==> v32 <==
==> flow/design.v <==
module processor(
input   clk,
input   rst,
input   inst_valid,
input   [63:0] p_rdata,
output  reg [31:0] p_wdata,
output  reg done
    );
parameter IDLE = 0;
parameter INST = 1;
parameter ADD  = 2;
parameter SUB  = 3;
parameter MUL  = 4;
parameter TRAN = 5;
parameter DET  = 6;
parameter DONE = 7;
reg [2:0] state,n_state;
reg [4:0] inst;
reg  [6:0] A_0,A_1,A_2,A_3,B_0,B_1,B_2,B_3;
always@(posedge clk or posedge rst) begin
    if(rst) begin
        state <= 0;
    end
    else begin
        state <= n_state;
    end
end
always@(*) begin
    case(state)
    IDLE:begin
        n_state =(inst_valid == 1)? INST : IDLE; 
    end
    INST:begin
        case(inst)
            5'b00001:   n_state = ADD;
            5'b00010:   n_state = SUB;
            5'b00100:   n_state = MUL;
            5'b01000:   n_state = TRAN;
            5'b10000:   n_state = DET;
            default:     n_state = IDLE;
        endcase
    end
    ADD:begin
        n_state = DONE;
    end
    SUB:begin
        n_state = DONE;
    end
    MUL:begin
        n_state = DONE;
    end
    TRAN:begin
        n_state = DONE;
    end
    DET:begin
        n_state = DONE;
    end
    DONE:begin
        n_state = IDLE;
    end
    default:begin
        n_state = IDLE;
    end
    endcase
end
always@(posedge clk) begin
    case(state)
    IDLE:begin
         p_wdata <= 0;
         done    <= 0;
         inst <= (inst_valid == 1)? p_rdata[60:56] : 5'd0;
         A_0  <= (inst_valid == 1)? p_rdata[6:0] : 7'd0;
         A_1  <= (inst_valid == 1)? p_rdata[13:7] : 7'd0;
         A_2  <= (inst_valid == 1)? p_rdata[20:14] : 7'd0;
         A_3  <= (inst_valid == 1)? p_rdata[27:21] : 7'd0;
         B_0  <= (inst_valid == 1)? p_rdata[34:28] : 7'd0;
         B_1  <= (inst_valid == 1)? p_rdata[41:35] : 7'd0;
         B_2  <= (inst_valid == 1)? p_rdata[48:42] : 7'd0;
         B_3  <= (inst_valid == 1)? p_rdata[55:49] : 7'd0;
    end
    INST:begin
    end
    ADD:begin
        p_wdata[6:0]   <= A_0 + B_0;
        p_wdata[13:7]  <= A_1 + B_1;
        p_wdata[20:14] <= A_2 + B_2;
        p_wdata[27:21] <= A_3 + B_3;
        p_wdata[31:28] <= 4'd0;
        done <= 1;
    end
    SUB:begin
        p_wdata[6:0]   <= A_0 - B_0;
        p_wdata[13:7]  <= A_1 - B_1;
        p_wdata[20:14] <= A_2 - B_2;
        p_wdata[27:21] <= A_3 - B_3;
        p_wdata[31:28] <= 4'd0;
        done <= 1;
    end
    MUL:begin
        p_wdata[6:0]     <= (A_0 * B_0) + (A_1 * B_2);
        p_wdata[13:7]    <= (A_0 * B_1) + (A_1 * B_3);
        p_wdata[20:14]   <= (A_2 * B_0) + (A_3 * B_2);
        p_wdata[27:21]   <= (A_2 * B_1) + (A_3 * B_3);
        p_wdata[31:28] <= 4'd0;
        done <= 1;
    end
    TRAN:begin
        p_wdata[6:0]     <= A_0;
        p_wdata[13:7]    <= A_2;
        p_wdata[20:14]   <= A_1;
        p_wdata[27:21]   <= A_3; 
        p_wdata[31:28] <= 4'd0;
        done <= 1;
    end
    DET:begin
        p_wdata[6:0]     <= (A_0 * A_3) - (A_1 * A_2);
        p_wdata[31:6] <= 25'd0;
        done <= 1;
    end
    DONE:begin
        done <= 0;
    end
    default:begin
        p_wdata <= 0;
        done    <= 0;
    end
    endcase
end
endmodule
module controller(
input clk,
input rst,
input done,
input  [31:0] p_wdata,
input  [31:0] b_rdata,
output reg [31:0] b_wdata,
output [63:0] p_rdata,
output reg [31:0] addr,
output reg inst_valid,
output reg [3:0] we,
output reg en
    );
parameter bram_base_addr   = 32'h00000000;  
parameter result_base_addr   =  32'h00000000 ; 
parameter RESET_1     = 0;
parameter RESET_2     = 1;
parameter IDLE      = 2;
parameter R_BEGIN_1 = 3;
parameter R_BEGIN_2 = 4;
parameter READ_1    = 5;
parameter READ_2    = 6;
parameter READ_3    = 7;
parameter READ_4    = 8;
parameter WAIT      = 9;
parameter WRITE_1   = 10;
parameter WRITE_2   = 11;
reg [31:0] data1,data2;
reg start;
reg [3:0]  state,n_state;
reg [31:0] counter_r,counter_w;
reg [31:0] count,count_goal;
assign   p_rdata = {data2,data1};
always@(posedge clk or posedge rst) begin
    if(rst) begin
        state <= RESET_1;
    end
    else begin
        state <= n_state;
    end
end
always@(*) begin
    case(state)
        RESET_1:begin
            n_state = RESET_2;
        end
        RESET_2:begin
            n_state = (count == count_goal)? IDLE : RESET_2;
        end
        IDLE:begin
            n_state = (start)? READ_1 : R_BEGIN_1;
        end
        R_BEGIN_1:begin
             n_state = R_BEGIN_2;
        end
        R_BEGIN_2:begin
             n_state = IDLE;
        end
        READ_1:begin
            n_state = READ_2;
        end
        READ_2:begin
            n_state = READ_3;
        end
        READ_3:begin
            n_state = READ_4;
        end
        READ_4:begin
            n_state = WAIT;
        end
        WAIT:begin
            n_state = (done)? WRITE_1 : WAIT;
        end
        WRITE_1:begin
            n_state = WRITE_2;
        end
        WRITE_2:begin
            n_state = IDLE;
        end 
        default: begin
            n_state = IDLE;
        end 
    endcase
end
always@(posedge clk) begin
    case(state)
        RESET_1:begin
            inst_valid <= 0;
            counter_r    <= 32'd4;
            counter_w    <= 32'd40;
            addr       <= 0;
            we         <= 4'h0;
            en         <= 0;
            start      <= 0;
            data1      <= 0;
            data2      <= 0;
            count      <= 0;
            count_goal <=15; 
            b_wdata    <= 0;
        end 
        RESET_2:begin
            en         <= (count == count_goal)? 1:0;
            count      <= (count == count_goal)? 0 : count +1;
        end
        IDLE:begin
            addr <= (start)? bram_base_addr + counter_r : bram_base_addr;
            we   <= 0;
        end
        R_BEGIN_1:begin
             addr <= addr;
        end
        R_BEGIN_2:begin
              start <= (b_rdata[31] == 1)? 1:0;
        end
        READ_1:begin
            addr <= addr;
            counter_r <= counter_r + 32'd4;
        end
        READ_2:begin
            data1  <= b_rdata;
            addr <= bram_base_addr + counter_r;
        end
        READ_3:begin
            addr <= addr;
            counter_r <= counter_r + 32'd4;
        end
        READ_4:begin
            data2  <= b_rdata;
            counter_r <= counter_r + 32'd4;
        end
        WAIT:begin
            inst_valid <= 1;
            b_wdata    <= (done == 1)? p_wdata : 0;
        end
        WRITE_1:begin
            inst_valid <= 0;
            addr <= result_base_addr + counter_w;
            we   <= 4'hf;
        end
        WRITE_2:begin
            counter_w    <= counter_w + 32'd4;
            we   <= 4'hf;
            start <= 0;
        end 
        default: begin
            inst_valid <= 0;
            counter_r    <= 32'd4;
            counter_w    <= 32'd40;
            addr       <= 0;
            we         <= 4'h0;
            en         <= 0;
            start      <= 0;
            data1      <= 0;
            data2      <= 0;
            count      <= 0;
            count_goal <=15; 
            b_wdata    <= 0;
        end 
    endcase
end
endmodule
`timescale 1ns / 1ps
module top(
input clk,
input rst,
input  [31:0] b_rdata,
output [31:0] b_wdata,
output [31:0] addr,
output [3:0] we,
output en,
output rstout
    );
wire inst_valid;
wire [63:0] p_rdata;
wire [31:0] p_wdata;
wire done;
assign rstout = ~rst;
processor po(
        .clk(clk),
        .rst(rstout),
        .inst_valid(inst_valid),
        .p_rdata(p_rdata),
        .p_wdata(p_wdata),
        .done(done)
    );
controller co(
        .clk(clk),
        .rst(rstout),
        .done(done),
        .p_wdata(p_wdata),
        .b_rdata(b_rdata),
        .b_wdata(b_wdata),   
        .p_rdata(p_rdata),
        .addr(addr),
        .inst_valid(inst_valid),
        .we(we),
        .en(en)
    );
endmodule
==> flow/run.sh <==
#!/bin/bash
# the make line also repeats each setting of config.mk as NAME=value (left out here)
make -C /OpenROAD-flow-scripts/flow DESIGN_CONFIG=/design/flow/config.mk WORK_HOME=/design/flow/orfs CLKGATE_MAP_FILE= finish
==> flow/config.mk <==
export PLATFORM = sky130hd
export DESIGN_NAME = top
export DESIGN_NICKNAME = top
export VERILOG_FILES = /design/flow/design.v
export SDC_FILE = /design/flow/constraint.sdc
export NUM_CORES = 4
export LEC_CHECK = 0
export ABC_AREA = 1
export CAP_MARGIN = 0
export CORE_ASPECT_RATIO = 0.5
export CORE_MARGIN = 2
export CORE_UTILIZATION = 72
export CTS_CLUSTER_DIAMETER = 356
export CTS_CLUSTER_SIZE = 10
export HOLD_SLACK_MARGIN = 0.28
export PLACE_DENSITY = 0.38
export SETUP_SLACK_MARGIN = 0.89
export SLEW_MARGIN = 20
==> flow/constraint.sdc <==
create_clock -name core_clock -period 3.05 [get_ports {clk}]
set_input_delay 0.6100 -clock core_clock [delete_from_list [all_inputs] [get_ports {clk}]]
set_output_delay 0.6100 -clock core_clock [all_outputs]
set_load 0.01 [all_outputs]
==> inputs of v7, as changes to v32 <==
- ABC_AREA: 1 -> not set
- CAP_MARGIN: 0 -> 20
- CORE_ASPECT_RATIO: 0.5 -> not set
- CTS_CLUSTER_DIAMETER: 356 -> 28
- CTS_CLUSTER_SIZE: 10 -> 21
- GPL_ROUTABILITY_DRIVEN: not set -> 0
- HOLD_SLACK_MARGIN: 0.28 -> -0.06
- PLACE_DENSITY: 0.38 -> not set
- SETUP_SLACK_MARGIN: 0.89 -> 0.25
==> flow/constraint.sdc (replaced) <==
create_clock -name core_clock -period 4.93 [get_ports {clk}]
set_input_delay 0.9860 -clock core_clock [delete_from_list [all_inputs] [get_ports {clk}]]
set_output_delay 0.9860 -clock core_clock [all_outputs]
set_load 0.01 [all_outputs]
==> inputs of v21, as changes to v32 <==
- CAP_MARGIN: 0 -> 20
- CORE_ASPECT_RATIO: 0.5 -> not set
- CORE_UTILIZATION: 72 -> 70
- CTS_CLUSTER_DIAMETER: 356 -> 63
- CTS_CLUSTER_SIZE: 10 -> not set
- HOLD_SLACK_MARGIN: 0.28 -> not set
- PLACE_DENSITY: 0.38 -> not set
- PLACE_DENSITY_LB_ADDON: not set -> 0.29
- SETUP_SLACK_MARGIN: 0.89 -> not set
==> flow/constraint.sdc (replaced) <==
create_clock -name core_clock -period 3.16 [get_ports {clk}]
set_input_delay 0.6320 -clock core_clock [delete_from_list [all_inputs] [get_ports {clk}]]
set_output_delay 0.6320 -clock core_clock [all_outputs]
set_load 0.01 [all_outputs]
==> impl_metrics.json <==
{
  "powerSeq_mw": 5.23,
  "setup_ws_ns": -2.11,
  "finalSetupViolCount": 20,
  "clkbuf_count": 45,
  "via_per_inst": 5.71,
  "synth_top_area_share_pct": 38.2,
  "synth_area_um2": 24000,
  "synthCells": 2865,
  "num_vias": 20469,
  "slowest_delay_ns": 0.54,
  "status": "failed layout checks",
  "grt_pass1_vias": 21050,
  "sh_comb_area_pct": 42.5,
  "check.faults": "setup timing"
}
# the run above: v21

==> impl_metrics.json <==
{
  "status": "failed layout checks",
  "check.faults": "setup timing",
  "setup_ws_ns": -0.468,
  "powerSeq_mw": 3.42,
  "grt_pass1_vias": 16968,
  "num_vias": 16547,
  "via_per_inst": 6.18,
  "globalRouteMet3Util_pct": 7.05,
  "endpoint_kind": "flop",
  "finalSetupViolCount": 9,
  "synth_area_um2": 22200,
  "synthCells": 2020,
  "sh_comb_area_pct": 44.0,
  "clkbuf_count": 72
}
# the run above: v7

==> impl_metrics.json <==
{
  "status": "failed layout checks",
  "check.faults": "setup timing",
  "powerSeq_mw": 5.44,
  "slowest_delay_ns": 0.57,
  "synth_area_um2": 24000,
  "finalSetupViolCount": 20,
  "synth_top_area_share_pct": 38.2,
  "setup_ws_ns": -2.36
}
# the run above: v32

